Design cache, start of the top module:
module cache(
    clk,
    proc_reset,
    proc_read,
    proc_write,
    proc_addr,
    proc_wdata,
    proc_stall,
    proc_rdata,
    mem_read,
    mem_write,
    mem_addr,
    mem_rdata,
    mem_wdata,
    mem_ready
);
Settings: LEC_CHECK=0, CAP_MARGIN=20, CORE_MARGIN=2, CORE_UTILIZATION=45, PLACE_DENSITY=0.5, SLEW_MARGIN=20, TNS_END_PERCENT=5; clock period 5.06 ns.
run.sh (not shown) runs the stock make flow with config.mk's settings and CLKGATE_MAP_FILE=.
The starting point completed and failed the layout checks on negative setup slack.
Change:
- CORE_UTILIZATION: 45 -> 55
- TNS_END_PERCENT: 5 -> not set
- clock period: 5.06 -> 9.08 ns (I/O delays scaled with it)
After rerunning: With this change the flow completed without violations. Sequential share of layout area is higher by 3.7 points. Total power came out lower by 47%. Utilization is higher by 7.0 points. Register-to-register slack gains 3.4 ns. Wire length falls by 9.1%. Setup slack gains 1.2 ns. Synthesized cell count stays the same.
Change:
- CAP_MARGIN: 20 -> 30
- CELL_PAD_IN_SITES_DETAIL_PLACEMENT: not set -> 0
- CORE_MARGIN: 2 -> 3
- CORE_UTILIZATION: 55 -> 27
- CTS_CLUSTER_DIAMETER: not set -> 384
- GPL_ROUTABILITY_DRIVEN: not set -> 0
- MAX_ROUTING_LAYER: not set -> met4
- PLACE_DENSITY: 0.5 -> 0.79
- SETUP_SLACK_MARGIN: not set -> 0.36
- clock period: 9.08 -> 4.89 ns (I/O delays scaled with it)
What happened: The new run finished but failed the layout checks on negative setup slack; worst setup slack gets worse by 1.1 ns; clock-buffer cell count falls by 17; clock skew rises by 0.038 ns; total power rises by 99%; die area came out higher by 100%; worst hold slack got worse by 0.0030 ns; synthesized area does not change; global-route usage decreases by 16 points; routed wire length grows by 20%.
Change:
- CAP_MARGIN: 30 -> 20
- CELL_PAD_IN_SITES_DETAIL_PLACEMENT: 0 -> not set
- CORE_MARGIN: 3 -> 2
- CORE_UTILIZATION: 27 -> 30
- CTS_CLUSTER_DIAMETER: 384 -> not set
- GPL_ROUTABILITY_DRIVEN: 0 -> not set
- MAX_ROUTING_LAYER: met4 -> not set
- PLACE_DENSITY: 0.79 -> 0.5
- SETUP_SLACK_MARGIN: 0.36 -> not set
- clock period: 4.89 -> 10.0 ns (I/O delays scaled with it)
- Now the flow ran to the end with no violations
- setup slack improves by 1.4 ns
- synthesized cell count does not change
- die area went down by 11%
- design area went down by 10%
- non-clock buffer count went down by 613
- worst hold slack barely changes
- total power went down by 54%
- core utilization went down by 0.23 points
- clock-buffer cell count went up by 37
- global-route usage went up by 0.84 points
- critical path depth went down by 2
Change:
- CORE_UTILIZATION: 30 -> 16
- clock period: 10.0 -> 14.0 ns (I/O delays scaled with it)
What happened: The new run went through all stages and came out clean. Power goes down by 27%. Sequential share of layout area goes down by 1.8 points. Via count goes up by 0.51%. Worst setup slack gets better by 1.1 ns. Global-route usage goes down by 10 points. Critical path depth goes down by 1.


cache again, from the RTL that the note above started with.
==> flow/design.v (excerpt) <==
module cache(
    clk,
    proc_reset,
    proc_read,
    proc_write,
    proc_addr,
    proc_wdata,
    proc_stall,
    proc_rdata,
    mem_read,
    mem_write,
    mem_addr,
    mem_rdata,
    mem_wdata,
    mem_ready
);
export LEC_CHECK = 0
export CAP_MARGIN = 20
export CORE_MARGIN = 2
export CORE_UTILIZATION = 30
export PLACE_DENSITY = 0.5
export SLEW_MARGIN = 20
create_clock -name core_clock -period 8.52 [get_ports {clk}]
The starting point finished with timing, DRC and antenna clean.
==> next run, changes <==
- CORE_UTILIZATION: 30 -> 58
- PLACE_DENSITY: 0.5 -> unset
- clock period: 8.52 -> 6.85 ns (I/O delays scaled with it)
Result:
- The new run completed without violations
- worst hold slack is about the same
- total power climbs by 22%
- global-route usage climbs by 17 points
- critical path depth drops by 1
- via count climbs by 3.0%
==> next run, changes <==
- CORE_UTILIZATION: 58 -> 30
- PLACE_DENSITY: unset -> 0.5
- clock period: 6.85 -> 8.69 ns (I/O delays scaled with it)
Outcome:
- The new run finished with timing, DRC and antenna clean
- worst hold slack degrades by 0.0040 ns
- critical path depth stays the same
- global-route usage shrinks by 17 points
- worst setup slack improved by 0.74 ns
- non-clock buffer count decreases by 26
- total power falls by about 20%
- core utilization fell by 32 points
- first-iteration DRC count fell by about 22%
- register-to-register slack improved by 1.8 ns
- area after synthesis stays the same
- routed wire length goes up by 13%
==> next run, changes <==
- CORE_UTILIZATION: 30 -> 70
- CTS_CLUSTER_SIZE: unset -> 36
- PLACE_DENSITY: 0.5 -> 0.67
- clock period: 8.69 -> 4.83 ns (I/O delays scaled with it)
What happened:
- This time the run completed and failed the layout checks on setup timing
- wire length fell by a little under a tenth
- hold slack improves by 0.0068 ns
- register-to-register slack degrades by 3.4 ns
- cell count fell by roughly a tenth
- cell area rose by a few percent
- sequential share of layout area fell by 1.7 points
- total power rose by well over a third
==> next run, changes <==
- CAP_MARGIN: 20 -> 15
- CORE_UTILIZATION: 70 -> 72
- CTS_CLUSTER_SIZE: 36 -> 10
- HOLD_SLACK_MARGIN: unset -> 0.29
- PLACE_DENSITY: 0.67 -> 0.39
- SETUP_SLACK_MARGIN: unset -> 1.17
- TNS_END_PERCENT: unset -> 5
- clock period: 4.83 -> 5.79 ns (I/O delays scaled with it)
Effect:
- Now the flow went through all stages and came out clean
- final area came out lower by 3.7%
- global-route usage came out higher by 0.92 points
- final cell count drops by 5.9%
- worst hold slack hardly moves
- die area went down by 2.7%
- total power drops by 19%
- setup slack gets better by 0.71 ns
==> next run, changes <==
- CTS_CLUSTER_SIZE: 10 -> unset
- HOLD_SLACK_MARGIN: 0.29 -> unset
- PLACE_DENSITY: 0.39 -> 0.5
- SETUP_SLACK_MARGIN: 1.17 -> unset
- TNS_END_PERCENT: 5 -> unset
- clock period: 5.79 -> 7.12 ns (I/O delays scaled with it)
Design area is lower by 4.0%.
Via count went down by 4.6%.
Register-to-register slack is better by 1.2 ns.
Power falls by about 20%.
Sequential power shrinks by 19%.


## run A
cache again, from the RTL that the note above started with.
Settings: LEC_CHECK=0, CAP_MARGIN=20, CORE_MARGIN=2, CORE_UTILIZATION=72, CTS_CLUSTER_DIAMETER=348, PLACE_DENSITY=0.38, SLEW_MARGIN=20, TNS_END_PERCENT=5; clock period 6.33 ns.
The flow did not stop early for run A: all stages ran, and the layout cleared the timing, DRC and antenna checks.
The following lists how run B was set up differently from run A:
-- flow/config.mk --
<<< run A, line 9
export CORE_MARGIN = 2
export CORE_UTILIZATION = 72
export CTS_CLUSTER_DIAMETER = 348
export PLACE_DENSITY = 0.38
export SLEW_MARGIN = 20
export TNS_END_PERCENT = 5
>>> run B, line 9
export CORE_MARGIN = 2
export CORE_UTILIZATION = 52
export PLACE_DENSITY = 0.5
export SLEW_MARGIN = 20
==> flow/constraint.sdc <==
create_clock -name core_clock -period 6.22 [get_ports {clk}]
set_input_delay 1.2440 -clock core_clock [delete_from_list [all_inputs] [get_ports {clk}]]
set_output_delay 1.2440 -clock core_clock [all_outputs]
set_load 0.01 [all_outputs]
Notes after the runs:
- Wire length of the first global-routing pass on run B is behind run A.
- Sort run A and run B by number of antenna repair diodes asc -> top: run B
- In the flow results for run A and run B, the detailed-placement wirelength estimate is smaller on run A.
- Compared with run A, count of clock-buffer cells in the layout in run B increased by a few percent.
- Sort run A and run B by post-CTS resize count, descending, and run B comes first.
- Timing endpoint of the critical path = proc_rdata[7]: run A; timing endpoint of the critical path = proc_rdata[9]: run B
- The filler-free cell count of the finished design in run A is 0.930 times that in run B.
- Compare run A and run B | number of vias after detailed routing lower: run B
- Cmp run B vs run A: logic gate share of total power lower in run B
--- input diff run B..run C ---
-- flow/config.mk --
<<< run B, line 9
export CORE_MARGIN = 2
export CORE_UTILIZATION = 52
export PLACE_DENSITY = 0.5
export SLEW_MARGIN = 20
>>> run C, line 9
export CORE_MARGIN = 2
export CORE_UTILIZATION = 72
export CTS_CLUSTER_SIZE = 51
export PLACE_DENSITY = 0.65
export SLEW_MARGIN = 20
==> flow/constraint.sdc <==
create_clock -name core_clock -period 4.83 [get_ports {clk}]
set_input_delay 0.9660 -clock core_clock [delete_from_list [all_inputs] [get_ports {clk}]]
set_output_delay 0.9660 -clock core_clock [all_outputs]
set_load 0.01 [all_outputs]
From the logs: run C reached the end of the flow and failed the layout checks with negative setup slack. Clock network fraction of design power ends up higher on run B. Final worst slack: run C vs run B down 370 ps. Taking run B as the reference, in run C normalized max-slew margin increased 1.8 points, global-route track usage on met2 increased 24 points. Diff run B -> run C: relative contribution of combinational cells to total power climbed 3.1 points, chip area from the yosys synthesis statistics closely matched the old numbers, detailed placer's ending HPWL climbed 6.4%, count of plain and timing-repair buffers in the layout higher, count of clock-buffer cells in the layout decreased 2.1%. When run C is measured against run B, its critical path required time turns out 1120 ps lower.
For run D, these inputs were changed with respect to run C:
-- flow/config.mk --
<<< run C, line 7
export LEC_CHECK = 0
export CAP_MARGIN = 20
export CORE_MARGIN = 2
export CORE_UTILIZATION = 72
export CTS_CLUSTER_SIZE = 51
export PLACE_DENSITY = 0.65
export SLEW_MARGIN = 20
>>> run D, line 7
export LEC_CHECK = 0
export CAP_MARGIN = 30
export CELL_PAD_IN_SITES_DETAIL_PLACEMENT = 0
export CELL_PAD_IN_SITES_GLOBAL_PLACEMENT = 0
export CORE_MARGIN = 2
export CORE_UTILIZATION = 70
export CTS_CLUSTER_DIAMETER = 360
export CTS_CLUSTER_SIZE = 16
export GPL_ROUTABILITY_DRIVEN = 1
export PLACE_DENSITY = 0.64
export SETUP_SLACK_MARGIN = 0.72
export SLEW_MARGIN = 20
export TNS_END_PERCENT = 55
[summary]
Ran to the end and failed final checks on negative setup slack: run D. Taking run C as the reference, in run D post-layout instance area now sits higher; aggregate negative setup slack increased by 350 ps relative to the old numbers; post-placement setup slack has increased.


cache again, from the RTL that the note above started with.
export LEC_CHECK = 0
export ABC_AREA = 0
export CAP_MARGIN = 0
export CELL_PAD_IN_SITES_DETAIL_PLACEMENT = 2
export CORE_ASPECT_RATIO = 1.1
export CORE_MARGIN = 2
export CORE_UTILIZATION = 40
export CTS_CLUSTER_DIAMETER = 354
export GPL_TIMING_DRIVEN = 0
export HOLD_SLACK_MARGIN = 0.07
export PLACE_DENSITY = 0.37
export SLEW_MARGIN = 25
create_clock -name core_clock -period 10.0 [get_ports {clk}]
The starting point completed, yet does not pass: negative setup slack.
Next try:
==> flow/config.mk (replaced) <==
export PLATFORM = sky130hd
export DESIGN_NAME = cache
export DESIGN_NICKNAME = cache
export VERILOG_FILES = /design/flow/design.v
export SDC_FILE = /design/flow/constraint.sdc
export NUM_CORES = 4
export LEC_CHECK = 0
export ABC_AREA = 0
export CAP_MARGIN = 20
export CELL_PAD_IN_SITES_DETAIL_PLACEMENT = 2
export CORE_MARGIN = 2
export CORE_UTILIZATION = 30
export CTS_CLUSTER_SIZE = 85
export GPL_ROUTABILITY_DRIVEN = 0
export MAX_ROUTING_LAYER = met4
export MIN_ROUTING_LAYER = met2
export PLACE_DENSITY = 0.5
export SETUP_SLACK_MARGIN = 0.85
export SLEW_MARGIN = 20
After rerunning:
- With this change the flow ran to the end with no violations
- clock power is higher by a few percent
- routed wire length fell by about a fifth
- critical path depth decreases by 2
- combinational power came out lower by a few percent
Power figures rest on the tool's default switching activity, not on a simulated workload.
